## main
Design serial, start of the top module:
module serial
    (  
      input  clk  
    , input  reset  
    , input  enable  
    , input  can_send
    , input [7:0] data_in
    , input  in_stb
    , output wire [7:0] data_out
    , output wire  out_stb
    );
For scale: roughly 310 flip-flops, about 24000 um2 of cells after synthesis.
make LEC_CHECK=0 CAP_MARGIN=20 CORE_MARGIN=2 CORE_UTILIZATION=65 SLEW_MARGIN=20 finish   # period 7.85 ns
run.sh (not shown) runs the stock make flow with config.mk's settings and CLKGATE_MAP_FILE=.
main ran to completion and came out clean on the timing, DRC and antenna checks.
--- input diff main..the feature branch ---
Settings: CORE_UTILIZATION changed from 65 to 40; the clock period (ns, I/O delays scaled along) changed from 7.85 to 6.8.
[summary]
- Taking main over the feature branch, the half-perimeter wire length of the detailed placement result ratio works out to 0.938.
- The run showing the smaller path length in cells of the critical path is the feature branch.
- Delta (the feature branch minus main): die area up about 60%, register share of the cell area down 0.91 points.
- Delta (the feature branch minus main): routed wire length rose about 3.4%; critical-path maximum fanout fell 7; clock power rose about 25%; post-route clock period utilization rose 10 points.
- main -> the feature branch: met1 routed wirelength after detailed routing increased by more than 10%
- Going from main to the feature branch, relative area change from synthesis to final layout grows by 3.3 points.
- Compared with main, the feature branch ends up with a larger final cell area.

* * *

serial again, from the RTL that the note above started with.
export LEC_CHECK = 0
export ABC_AREA = 1
export CAP_MARGIN = 0
export CELL_PAD_IN_SITES_GLOBAL_PLACEMENT = 3
export CORE_ASPECT_RATIO = 1.08
export CORE_MARGIN = 2
export CORE_UTILIZATION = 40
export MAX_ROUTING_LAYER = met4
export SLEW_MARGIN = 20
create_clock -name core_clock -period 10.0 [get_ports {clk}]
The baseline finished with timing, DRC and antenna clean.
Rerun with:
ABC_AREA = not set   (was 1)
CAP_MARGIN = 20   (was 0)
CELL_PAD_IN_SITES_GLOBAL_PLACEMENT = not set   (was 3)
CORE_ASPECT_RATIO = not set   (was 1.08)
CORE_UTILIZATION = 35   (was 40)
MAX_ROUTING_LAYER = not set   (was met4)
clock period = 12.2 ns   (was 10.0 ns; I/O delays follow)
Sequential power falls by about 30%.
Setup slack is better by 1.3 ns.
Register-to-register slack is better by 1.6 ns.
Power fell by about 24%.
Rerun with:
CORE_UTILIZATION = 72   (was 35)
CTS_CLUSTER_SIZE = 50   (was not set)
PLACE_DENSITY_LB_ADDON = 0.0   (was not set)
clock period = 5.56 ns   (was 12.2 ns; I/O delays follow)
Effect: This time the run completed, yet does not pass: negative setup slack; critical path depth rises by 12; wire length rises by 7.3%; clock power rises by about 110%; design area rises by 5.9%; hold slack hardly moves.
Rerun with:
CTS_CLUSTER_DIAMETER = 27   (was not set)
SETUP_SLACK_MARGIN = 1.04   (was not set)
clock period = 6.11 ns   (was 5.56 ns; I/O delays follow)
What happened: This time the run finished with timing, DRC and antenna clean. Worst setup slack improves by 0.36 ns. Via count rose by 6.8%. Critical path depth stays the same. Final area rose by 4.8%. Global-route usage rose by 4.5 points. Die area does not change. Non-clock buffer count fell by 63. Final cell count rose by 0.52%. Maximum frequency fell by 3.2%.

* * *

Starting RTL as in the previous note.
Design serial, start of the top module:
module serial
    (  
      input  clk  
    , input  reset  
    , input  enable  
    , input  can_send
    , input [7:0] data_in
    , input  in_stb
    , output wire [7:0] data_out
    , output wire  out_stb
    );
==> flow/config.mk <==
export PLATFORM = sky130hd
export DESIGN_NAME = serial
export DESIGN_NICKNAME = serial
export VERILOG_FILES = /design/flow/design.v
export SDC_FILE = /design/flow/constraint.sdc
export NUM_CORES = 4
export LEC_CHECK = 0
export ABC_AREA = 1
export CAP_MARGIN = 40
export CELL_PAD_IN_SITES_DETAIL_PLACEMENT = 1
export CELL_PAD_IN_SITES_GLOBAL_PLACEMENT = 3
export CORE_ASPECT_RATIO = 0.71
export CORE_MARGIN = 2
export CORE_UTILIZATION = 40
export CTS_CLUSTER_DIAMETER = 62
export GPL_ROUTABILITY_DRIVEN = 0
export HOLD_SLACK_MARGIN = 0.29
export MAX_ROUTING_LAYER = met5
export PLACE_DENSITY_LB_ADDON = 0.02
export SETUP_SLACK_MARGIN = 0.13
export SLEW_MARGIN = 20
export TNS_END_PERCENT = 35
==> flow/constraint.sdc <==
create_clock -name core_clock -period 4.57 [get_ports {clk}]
set_input_delay 0.9140 -clock core_clock [delete_from_list [all_inputs] [get_ports {clk}]]
set_output_delay 0.9140 -clock core_clock [all_outputs]
set_load 0.01 [all_outputs]
The first run finished but failed the layout checks on setup timing.
Then changed:
Settings changed: CAP_MARGIN 40 to 20, CELL_PAD_IN_SITES_DETAIL_PLACEMENT 1 to not set, CELL_PAD_IN_SITES_GLOBAL_PLACEMENT 3 to not set, CORE_ASPECT_RATIO 0.71 to not set, CORE_UTILIZATION 40 to 72, CTS_CLUSTER_DIAMETER 62 to not set, GPL_ROUTABILITY_DRIVEN 0 to not set, HOLD_SLACK_MARGIN 0.29 to not set, MAX_ROUTING_LAYER met5 to not set, PLACE_DENSITY_LB_ADDON 0.02 to not set, SETUP_SLACK_MARGIN 0.13 to not set, TNS_END_PERCENT 35 to not set.
Clock period 4.57 ns to 7.03 ns, I/O delays scaled along.
After rerunning:
- This time the run ran to the end with no violations
- count of clock-buffer cells in the layout falls by 6
- area after synthesis is unchanged
- clock power shrinks by 36%
Then changed:
Settings changed: ABC_AREA 1 to not set, CTS_CLUSTER_SIZE set to 50, HOLD_SLACK_MARGIN set to -0.1, PLACE_DENSITY set to 0.35.
Clock period 7.03 ns to 5.02 ns, I/O delays scaled along.
Outcome:
- Now the flow completed and failed the layout checks on setup timing
- die area decreases by 6.6%
- worst setup slack gets worse by 1.7 ns
- non-clock buffer count increases by 230
- via count decreases by 7.7%
- routed wire length decreases by 2.1%
- clock power increases by 28%
Then changed:
Settings changed: CAP_MARGIN 20 to 15, CORE_UTILIZATION 72 to 65, CTS_CLUSTER_SIZE 50 to not set, HOLD_SLACK_MARGIN -0.1 to not set, PLACE_DENSITY 0.35 to not set, TNS_END_PERCENT set to 10.
Clock period 5.02 ns to 6.52 ns, I/O delays scaled along.
The changed run passed the timing, DRC and antenna checks.
Global-route usage came out lower by 6.6 points.
Via count came out lower by 9.6%.
First-iteration DRC count is lower by 33%.
Maximum frequency went down by 5.0%.
Wire length went down by 10%.
Combinational power came out lower by 35%.

* * *

## try-pepper
Starting RTL as in the previous note.
==> flow/config.mk <==
export PLATFORM = sky130hd
export DESIGN_NAME = serial
export DESIGN_NICKNAME = serial
export VERILOG_FILES = /design/flow/design.v
export SDC_FILE = /design/flow/constraint.sdc
export NUM_CORES = 4
export LEC_CHECK = 0
export CAP_MARGIN = 20
export CELL_PAD_IN_SITES_GLOBAL_PLACEMENT = 0
export CORE_ASPECT_RATIO = 1.41
export CORE_MARGIN = 2
export CORE_UTILIZATION = 56
export CTS_CLUSTER_SIZE = 82
export GPL_ROUTABILITY_DRIVEN = 0
export GPL_TIMING_DRIVEN = 0
export MAX_ROUTING_LAYER = met4
export PLACE_DENSITY = 0.67
export SLEW_MARGIN = 30
export TNS_END_PERCENT = 55
==> flow/constraint.sdc <==
create_clock -name core_clock -period 4.57 [get_ports {clk}]
set_input_delay 0.9140 -clock core_clock [delete_from_list [all_inputs] [get_ports {clk}]]
set_output_delay 0.9140 -clock core_clock [all_outputs]
set_load 0.01 [all_outputs]
Status try-pepper: flow complete, layout not clean - setup timing
Relative to try-pepper, the following input files were edited for try-indigo:
- CORE_ASPECT_RATIO removed (was 1.41)
- SETUP_SLACK_MARGIN newly set to 2.19
- CELL_PAD_IN_SITES_GLOBAL_PLACEMENT removed (was 0)
- CTS_CLUSTER_SIZE changed from 82 to 62
- CORE_UTILIZATION changed from 56 to 40
- SLEW_MARGIN changed from 30 to 20
- TNS_END_PERCENT changed from 55 to 40
- PLACE_DENSITY removed (was 0.67)
- GPL_TIMING_DRIVEN removed (was 0)
- the clock period (ns, I/O delays scaled along) changed from 4.57 to 10.0
Results
- In summary, try-indigo completed successfully, with a layout that passed the timing, DRC and antenna checks.
- try-indigo vs. try-pepper: layout overhead on the synthesized area went down by 9.7 points.
- | number of cells in the finished layout apart from fillers | try-indigo vs try-pepper | ≈ equal |
- Comparing try-pepper and try-indigo, the higher power spent charging and discharging nets is on try-pepper.
- Die area: try-pepper and try-indigo compared, lower one is try-pepper
## Diff of input files: try-maple against try-indigo
- a deleted GPL_ROUTABILITY_DRIVEN that had been 0
- a change of CAP_MARGIN from 20 to 15
- a deleted TNS_END_PERCENT that had been 40
- a change of CORE_UTILIZATION from 40 to 65
- a deleted SETUP_SLACK_MARGIN that had been 2.19
- a deleted CTS_CLUSTER_SIZE that had been 62
- a change of the clock period (ns, I/O delays scaled along) from 10.0 to 6.48
==> comparison <==
- Against try-indigo, power dissipated by switching net loads in try-maple rose by more than half.
- try-maple | status: complete | timing, DRC, antenna: pass
- Delta(first-pass GRT wire length, try-maple - try-indigo) < 0
- Looking only at critical path depth, and setting everything else aside, the higher value of try-indigo and try-maple goes to try-maple.
- [diff] reported clock group power, try-maple relative to try-indigo: regression
- Summary: with try-indigo as the reference, total power in try-maple moved up by more than half.
- Pre-CTS worst setup slack on try-maple is down relative to try-indigo.
- Placeable core area (try-indigo / try-maple): 1.6
- From try-indigo to try-maple the numbers moved as follows: internal power component shows an increase of about 55%; final cell area excluding filler cells shows a reduction of 91 um2.

* * *

== run A ==
Starting RTL as in the previous note.
// serial
module serial
    (  
      input  clk  
    , input  reset  
    , input  enable  
    , input  can_send
    , input [7:0] data_in
    , input  in_stb
    , output wire [7:0] data_out
    , output wire  out_stb
    );
Settings: LEC_CHECK=0, CAP_MARGIN=20, CELL_PAD_IN_SITES_GLOBAL_PLACEMENT=0, CORE_ASPECT_RATIO=0.54, CORE_MARGIN=2, CORE_UTILIZATION=72, CTS_CLUSTER_DIAMETER=26, CTS_CLUSTER_SIZE=51, GPL_ROUTABILITY_DRIVEN=1, GPL_TIMING_DRIVEN=1, MAX_ROUTING_LAYER=met4, PLACE_DENSITY_LB_ADDON=0.0, SETUP_SLACK_MARGIN=1.91, SLEW_MARGIN=20, TNS_END_PERCENT=85; clock period 6.66 ns.
No stage failed in run A, and the final checks on the layout all came back clean.
## Diff of input files: run B against run A
Settings: clearing CTS_CLUSTER_SIZE, which used to be 51; swapping 0.54 for 1.41 in CORE_ASPECT_RATIO; swapping 1.91 for -0.85 in SETUP_SLACK_MARGIN; swapping 0 for 1 in CELL_PAD_IN_SITES_GLOBAL_PLACEMENT; clearing CTS_CLUSTER_DIAMETER, which used to be 26; swapping 72 for 63 in CORE_UTILIZATION; clearing PLACE_DENSITY_LB_ADDON, which used to be 0.0; swapping 6.66 for 11.2 in the clock period (ns, I/O delays scaled along).
==> results <==
- Every stage of the flow completed for run B, and the final layout passed the timing, DRC and antenna checks.
- Changes observed in run B relative to run A: register-to-register slack shows an increase of 3.84 ns, worst setup slack shows an increase of 3.36 ns.
- Going from run A to run B, area of the multi-input gates now sits lower; clock latency reported for the late side of the worst-skew pair now sits lower.
- Taking run A over run B, the number of nets in the layout ratio works out to 1.06.
- Row number of diodes added for antenna fixing: run B lower / run A higher
#### Input delta (run C over run B)
Settings: SETUP_SLACK_MARGIN: -0.85 -> unset; CORE_UTILIZATION: 63 -> 67; CELL_PAD_IN_SITES_GLOBAL_PLACEMENT: 1 -> 0; PLACE_DENSITY_LB_ADDON: unset -> 0.0; the clock period (ns, I/O delays scaled along): 11.2 -> 6.96.
[summary]
Run C ends up with a number of placed instances, taps included that is 13 higher than in run B.
Setup slack: run C less than run B
Post-route standard cell area excluding fillers of run C exceeds that of run B slightly.
Setup changes, run C to run D
Settings: removing PLACE_DENSITY_LB_ADDON (formerly 0.0); setting PLACE_DENSITY to 0.43 for the first time; changing CORE_UTILIZATION from 67 to 58; changing CELL_PAD_IN_SITES_GLOBAL_PLACEMENT from 0 to 1; changing the clock period (ns, I/O delays scaled along) from 6.96 to 11.2.
Results
Run D vs run C, hold slack went up by 0.0035 ns.
Cmp run D vs run C: clock power share lower in run D
Summary of run D over run C: die extent in y grew by about 7%, total power fell 39%.
Here is what was changed in the inputs of run E compared with run D.
Settings: clearing CELL_PAD_IN_SITES_GLOBAL_PLACEMENT, which used to be 1; swapping 58 for 57 in CORE_UTILIZATION; clearing CORE_ASPECT_RATIO, which used to be 1.41; clearing GPL_TIMING_DRIVEN, which used to be 1; clearing GPL_ROUTABILITY_DRIVEN, which used to be 1; clearing PLACE_DENSITY, which used to be 0.43; clearing TNS_END_PERCENT, which used to be 85; clearing MAX_ROUTING_LAYER, which used to be met4; swapping 11.2 for 6.8 in the clock period (ns, I/O delays scaled along).
Notes after the runs:
Taking run D as the reference point, the routing usage on met3 of run E rises by 0.99 points.
Worst hold slack deteriorates in run E relative to run D.
Final-layout clock buffer total | run E above run D
[compare] base=run D new=run E: area after detailed placement now larger; clock tree buffer depth flat; final cell count has increased; wire length after detailed routing grew by 280 um; data arrival time of the worst path rose 2.30 ns.
Run comparison: run D type of the worst setup path reg2out; run E type of the worst setup path reg2reg
Of run E and run D, run E shows the lower routed length per instance, with run D above it.
### run E -> run F
Settings: changing CORE_UTILIZATION from 57 to 65; changing the clock period (ns, I/O delays scaled along) from 6.8 to 5.56.
Results
- Run E did not stop at any stage, and its layout met the timing, DRC and antenna checks.
- The flow for run F finished, though final verification flagged negative setup slack.
- The timing endpoint of the critical path comes out maybeToBoola_c_ds_app_arg_1[26] in one run and maybeToBoola_c_ds_app_arg_1[35] in the other, namely in run F and run E respectively.
- Re number of detailed-routing iterations run before antenna repair: run E and run F aren't equal, and the higher value belongs to run E.
- Run F falls short of run E in post-layout worst setup margin.
- As far as first-pass GRT wire length is concerned, run E and run F perform about the same.
- Going from run E to run F, final tally of setup violations went up by 16; number of buffers outside the clock class in the layout went up by 145; clock buffer count in the final layout went down by 6.
- The switching power in run F sits about 23% above the value recorded for run E.
- Sort run E and run F by combinational cell fraction of total power, ascending, and run E comes first.
- The routed wire length in run F sits about 1.3% below the value recorded for run E.
- Per the comparison of run F with run E, share of power burned in registers went down by 1.2 points, portion of total power attributed to the clock network decreased 2.5 points.
Power and IR drop assume default switching activity.
